// aoc_solver_top
module aoc_solver_top #(
    parameter WIDTH    = 32,
    parameter HEIGHT   = 32,
    parameter LOG_SIZE = 10
) (
    input         clear,
    input         clock,
    input  [31:0] reg_wdata,
    input         reg_write_strobe,
    input  [3:0]  reg_addr,
    output [31:0] reg_rdata
);
Settings: LEC_CHECK=0, CAP_MARGIN=15, CELL_PAD_IN_SITES_DETAIL_PLACEMENT=0, CORE_MARGIN=2, CORE_UTILIZATION=72, CTS_CLUSTER_SIZE=14, HOLD_SLACK_MARGIN=0.09, PLACE_DENSITY=0.61, SETUP_SLACK_MARGIN=-0.21, SLEW_MARGIN=40; clock period 3.04 ns.
run.sh (not shown) runs the stock make flow with config.mk's settings and CLKGATE_MAP_FILE=.
The first run ran to the end with violations: setup timing.
Edit:
- CAP_MARGIN: 15 -> 5
- CORE_UTILIZATION: 72 -> 70
- HOLD_SLACK_MARGIN: 0.09 -> -0.08
- SETUP_SLACK_MARGIN: -0.21 -> 0.75
- SLEW_MARGIN: 40 -> 30
- clock period: 3.04 -> 3.06 ns (I/O delays scaled with it)
Result: The changed run ran to the end with violations: setup timing; core utilization is higher by 1.3 points; worst hold slack improves by 0.080 ns; clock-buffer cell count is lower by 23; cell area is higher by 4.8%.
Edit:
- CAP_MARGIN: 5 -> 20
- CELL_PAD_IN_SITES_DETAIL_PLACEMENT: 0 -> not set
- CORE_UTILIZATION: 70 -> 40
- CTS_CLUSTER_SIZE: 14 -> not set
- HOLD_SLACK_MARGIN: -0.08 -> not set
- PLACE_DENSITY: 0.61 -> not set
- SETUP_SLACK_MARGIN: 0.75 -> not set
- SLEW_MARGIN: 30 -> 20
- clock period: 3.06 -> 5.0 ns (I/O delays scaled with it)
Now the flow completed with no timing, DRC or antenna violations. Power went down by about 40%. Setup slack improved by 1.6 ns. Cell count went up by about 11%. Area after synthesis does not change. Sequential share of layout area went up by 2.6 points.
Edit:
- CELL_PAD_IN_SITES_GLOBAL_PLACEMENT: not set -> 2
- CORE_ASPECT_RATIO: not set -> 1.53
- CORE_MARGIN: 2 -> 8
- CORE_UTILIZATION: 40 -> 43
- CTS_CLUSTER_SIZE: not set -> 31
- GPL_ROUTABILITY_DRIVEN: not set -> 0
- HOLD_SLACK_MARGIN: not set -> 0.16
- MAX_ROUTING_LAYER: not set -> met4
- SETUP_SLACK_MARGIN: not set -> 1.11
- SLEW_MARGIN: 20 -> 30
- TNS_END_PERCENT: not set -> 65
First-iteration DRC count shrinks by a quarter to a third.
Critical path depth does not change.
Routed wire length grows by roughly a tenth.

---

Starting RTL as in the previous note.
==> flow/config.mk <==
export PLATFORM = sky130hd
export DESIGN_NAME = aoc_solver_top
export DESIGN_NICKNAME = aoc_solver_top
export VERILOG_FILES = /design/flow/design.v
export SDC_FILE = /design/flow/constraint.sdc
export NUM_CORES = 4
export LEC_CHECK = 0
export ABC_AREA = 0
export CAP_MARGIN = 25
export CELL_PAD_IN_SITES_DETAIL_PLACEMENT = 2
export CELL_PAD_IN_SITES_GLOBAL_PLACEMENT = 0
export CORE_ASPECT_RATIO = 0.5
export CORE_MARGIN = 10
export CORE_UTILIZATION = 26
export MIN_ROUTING_LAYER = met2
export PLACE_DENSITY_LB_ADDON = 0.03
export SETUP_SLACK_MARGIN = -0.2
export SLEW_MARGIN = 20
export TNS_END_PERCENT = 80
==> flow/constraint.sdc <==
create_clock -name core_clock -period 5.0 [get_ports {clock}]
set_input_delay 1.0000 -clock core_clock [delete_from_list [all_inputs] [get_ports {clock}]]
set_output_delay 1.0000 -clock core_clock [all_outputs]
set_load 0.01 [all_outputs]
Edit:
==> flow/config.mk (replaced) <==
export PLATFORM = sky130hd
export DESIGN_NAME = aoc_solver_top
export DESIGN_NICKNAME = aoc_solver_top
export VERILOG_FILES = /design/flow/design.v
export SDC_FILE = /design/flow/constraint.sdc
export NUM_CORES = 4
export LEC_CHECK = 0
export CAP_MARGIN = 20
export CORE_MARGIN = 2
export CORE_UTILIZATION = 72
export CTS_CLUSTER_SIZE = 14
export PLACE_DENSITY_LB_ADDON = 0.03
export SETUP_SLACK_MARGIN = 0.81
export SLEW_MARGIN = 20
==> flow/constraint.sdc (replaced) <==
create_clock -name core_clock -period 3.09 [get_ports {clock}]
set_input_delay 0.6180 -clock core_clock [delete_from_list [all_inputs] [get_ports {clock}]]
set_output_delay 0.6180 -clock core_clock [all_outputs]
set_load 0.01 [all_outputs]
After rerunning: Now the flow ran to the end with violations: setup timing; global-route usage climbs by 11 points; first-iteration DRC count falls by a few percent; utilization climbs by 53 points; power rose by well over a third; area after synthesis stays the same; routed wire length went down by a quarter to a third.
Edit:
--- a/flow/config.mk
+++ b/flow/config.mk
@@ -8,7 +8,8 @@
 export CAP_MARGIN = 20
+export CORE_ASPECT_RATIO = 0.71
 export CORE_MARGIN = 2
 export CORE_UTILIZATION = 72
-export CTS_CLUSTER_SIZE = 14
-export PLACE_DENSITY_LB_ADDON = 0.03
-export SETUP_SLACK_MARGIN = 0.81
+export CTS_CLUSTER_DIAMETER = 147
+export PLACE_DENSITY = 0.63
+export SETUP_SLACK_MARGIN = 0.7
 export SLEW_MARGIN = 20
==> flow/constraint.sdc (replaced) <==
create_clock -name core_clock -period 4.9 [get_ports {clock}]
set_input_delay 0.9800 -clock core_clock [delete_from_list [all_inputs] [get_ports {clock}]]
set_output_delay 0.9800 -clock core_clock [all_outputs]
set_load 0.01 [all_outputs]
The changed run went through all stages and came out clean.
Global-route usage falls by 2.7 points.
Synthesized cell count is unchanged.
Cell area shrinks by 3.9%.
Area after synthesis does not change.
Sequential cell count stays the same.
Power goes down by 38%.
Via count came out lower by 5.2%.
Clock power came out lower by 39%.
Edit:
--- a/flow/config.mk
+++ b/flow/config.mk
@@ -8,8 +8,4 @@
 export CAP_MARGIN = 20
-export CORE_ASPECT_RATIO = 0.71
 export CORE_MARGIN = 2
-export CORE_UTILIZATION = 72
-export CTS_CLUSTER_DIAMETER = 147
-export PLACE_DENSITY = 0.63
-export SETUP_SLACK_MARGIN = 0.7
+export CORE_UTILIZATION = 68
 export SLEW_MARGIN = 20
==> flow/constraint.sdc (replaced) <==
create_clock -name core_clock -period 4.0 [get_ports {clock}]
set_input_delay 0.8000 -clock core_clock [delete_from_list [all_inputs] [get_ports {clock}]]
set_output_delay 0.8000 -clock core_clock [all_outputs]
set_load 0.01 [all_outputs]
Wire length goes up slightly.
Worst hold slack degrades by 0.014 ns.
Setup slack degrades by 0.62 ns.
Clock power goes up by a quarter to a third.
Register-to-register slack degrades by 0.62 ns.
Final area goes up slightly.
Combinational power goes up by a quarter to a third.
Edit:
--- a/flow/config.mk
+++ b/flow/config.mk
@@ -9,3 +9,5 @@
 export CORE_MARGIN = 2
-export CORE_UTILIZATION = 68
+export CORE_UTILIZATION = 72
+export CTS_CLUSTER_DIAMETER = 147
+export SETUP_SLACK_MARGIN = 0.7
 export SLEW_MARGIN = 20
==> flow/constraint.sdc (replaced) <==
create_clock -name core_clock -period 4.9 [get_ports {clock}]
set_input_delay 0.9800 -clock core_clock [delete_from_list [all_inputs] [get_ports {clock}]]
set_output_delay 0.9800 -clock core_clock [all_outputs]
set_load 0.01 [all_outputs]
- global-route usage came out higher by 1.7 points
- area after synthesis is unchanged
- die size came out lower by 5.5%
- wire length came out lower by 0.75%
- flip-flop count stays the same
- combinational power came out lower by 19%
- synthesized cell count does not change
- total power came out lower by 19%
- worst setup slack improves by 0.67 ns

---

## job 101
Starting RTL as in the previous note.
clock: 4.9 ns
lec_check: 0
cap_margin: 5
core_margin: 2
core_utilization: 72
cts_cluster_diameter: 147
place_density: 0.63
setup_slack_margin: 0.7
slew_margin: 20
### job 101 -> job 102
diff --git a/flow/config.mk b/flow/config.mk
--- a/flow/config.mk
+++ b/flow/config.mk
@@ -8 +8 @@
-export CAP_MARGIN = 5
+export CAP_MARGIN = 20
@@ -10,4 +10 @@
-export CORE_UTILIZATION = 72
-export CTS_CLUSTER_DIAMETER = 147
-export PLACE_DENSITY = 0.63
-export SETUP_SLACK_MARGIN = 0.7
+export CORE_UTILIZATION = 40
==> flow/constraint.sdc <==
create_clock -name core_clock -period 2.41 [get_ports {clock}]
set_input_delay 0.4820 -clock core_clock [delete_from_list [all_inputs] [get_ports {clock}]]
set_output_delay 0.4820 -clock core_clock [all_outputs]
set_load 0.01 [all_outputs]
==> comparison <==
Job 101 and job 102: one clean run, job 101; the rest did not finish clean.
Worst supply voltage drop on vdd for job 102 is higher than for job 101.
Measured against job 101, the post-route non-filler standard cell count of job 102 comes out at 1.2 times the reference value.
The lower post-route worst setup slack of job 101 and job 102 is in job 102.
Going from job 101 to job 102, overall via count from detail_route rose 1,750, design internal power rose about 110%.
Here is what was changed in the inputs of job 103 compared with job 102.
diff --git a/flow/config.mk b/flow/config.mk
--- a/flow/config.mk
+++ b/flow/config.mk
@@ -8 +8,3 @@
-export CAP_MARGIN = 20
+export ABC_AREA = 0
+export CAP_MARGIN = 30
+export CORE_ASPECT_RATIO = 0.63
@@ -10 +12 @@
-export CORE_UTILIZATION = 40
+export CORE_UTILIZATION = 26
==> flow/constraint.sdc <==
create_clock -name core_clock -period 5.0 [get_ports {clock}]
set_input_delay 1.0000 -clock core_clock [delete_from_list [all_inputs] [get_ports {clock}]]
set_output_delay 1.0000 -clock core_clock [all_outputs]
set_load 0.01 [all_outputs]
--- outcome ---
Job 103 completed; timing, DRC and antenna clean. Compared with job 102, job 103 shows maximum number of pins on one net before global-route repair higher by 102. met2 layer wire length in the routed design was higher in the run labelled job 102. Number of vias in the routed layout was higher in the run labelled job 102. Job 102 ended up with in -> reg as its kind of path behind the tightest hold check; job 103 ended up with reg -> reg. Going from job 102 to job 103, minimum clock period went up by 340 ps; final area went down by 7.4%; layout overhead on the synthesized area went down by 9.2 points.

---

## run 1
Starting RTL as in the previous note.
clock: 3.64 ns
lec_check: 0
cap_margin: 20
cell_pad_in_sites_detail_placement: 0
core_aspect_ratio: 0.95
core_margin: 2
core_utilization: 69
cts_cluster_size: 57
hold_slack_margin: 0.09
slew_margin: 30
Run 1 had finished all stages when the layout checks came back failing, citing negative setup slack.
[inputs] run 2 vs run 1
- removing CORE_ASPECT_RATIO (formerly 0.95)
- changing CORE_UTILIZATION from 69 to 72
- setting SETUP_SLACK_MARGIN to 1.31 for the first time
- changing the clock period (ns, I/O delays scaled along) from 3.64 to 4.41
[summary]
Run 2 falls short of run 1 in post-layout minimum cycle time.
On run 2: sequential share of power is 1.2 points higher than what run 1 gave.
In run 2 the sequential share of cell area turned out 0.62 points higher than in run 1.
Run 2 closes out successfully: all stages finished, all timing, DRC and antenna checks passed.
From run 1 to run 2, area share of and-or/or-and cells after synthesis did not move at all.
Lower sum of internal, switching and leakage power goes to run 2 over run 1.
Looking at area added between synthesis and finish, run 2 sits 1.1 points below run 1.
Per the comparison of run 2 with run 1, via count level; non-clock buffer count down 56; met3 layer wire length in the routed design grew by about 4.5%; cell count has decreased.
Run 2 vs run 1 on final area: run 2 is the lower one.
For run 3, these inputs were changed with respect to run 2:
- CTS_CLUSTER_SIZE changed from 57 to 14
- SETUP_SLACK_MARGIN changed from 1.31 to -0.21
- PLACE_DENSITY newly set to 0.61
- the clock period (ns, I/O delays scaled along) changed from 4.41 to 3.04
--- outcome ---
The flow for run 3 finished, though final verification flagged negative setup slack.
In terms of first-pass GRT wire length, run 3 and run 2 differ only marginally.
Run 3 reports a higher routed wire length than run 2 does.
In run 3 the fmax turned out about 0.6% higher than in run 2.
The setup slack of run 3 is smaller than that of run 2.
Compared with run 2, run 3 shows number of fill cells in the layout lower by 3.3%.
Run 3 ends up with a sequential share of layout area that is 0.72 points lower than in run 2.
On insertion delay at the late pin of the worst-skew pair, run 2 and run 3 are neck and neck.
Summary: with run 2 as the reference, met2 wirelength from detailed routing in run 3 moved down by a few percent.
Edits applied to the flow inputs when going from run 3 to run 4:
- CORE_UTILIZATION: 72 -> 69
- SETUP_SLACK_MARGIN: -0.21 -> 0.95
- CTS_CLUSTER_SIZE: 14 -> 57
- PLACE_DENSITY: 0.61 -> unset
- the clock period (ns, I/O delays scaled along): 3.04 -> 3.2
- Run 4: complete, dirty (negative setup slack)
- Power in the clock group ended up about 2% lower on run 4 than on run 3.
- Going from run 3 to run 4, total core area grows by about 5%.
- Taking run 3 as the reference, in run 4 maximum frequency now sits higher, cell-internal power moved down, tally of clock buffers in the finished layout fell by 10, routability congestion estimate from global placement shows a reduction of about 1.1%, wire length of the first global-routing pass rose by about 9%.
- Taking run 3 as the reference, in run 4 share of the core filled with cells shows an increase of 2.8 points, die boundary height shows an increase of 2.1%.
- Across both runs, logic share of the area was higher for run 4 than for run 3.
Power and IR drop assume default switching activity.
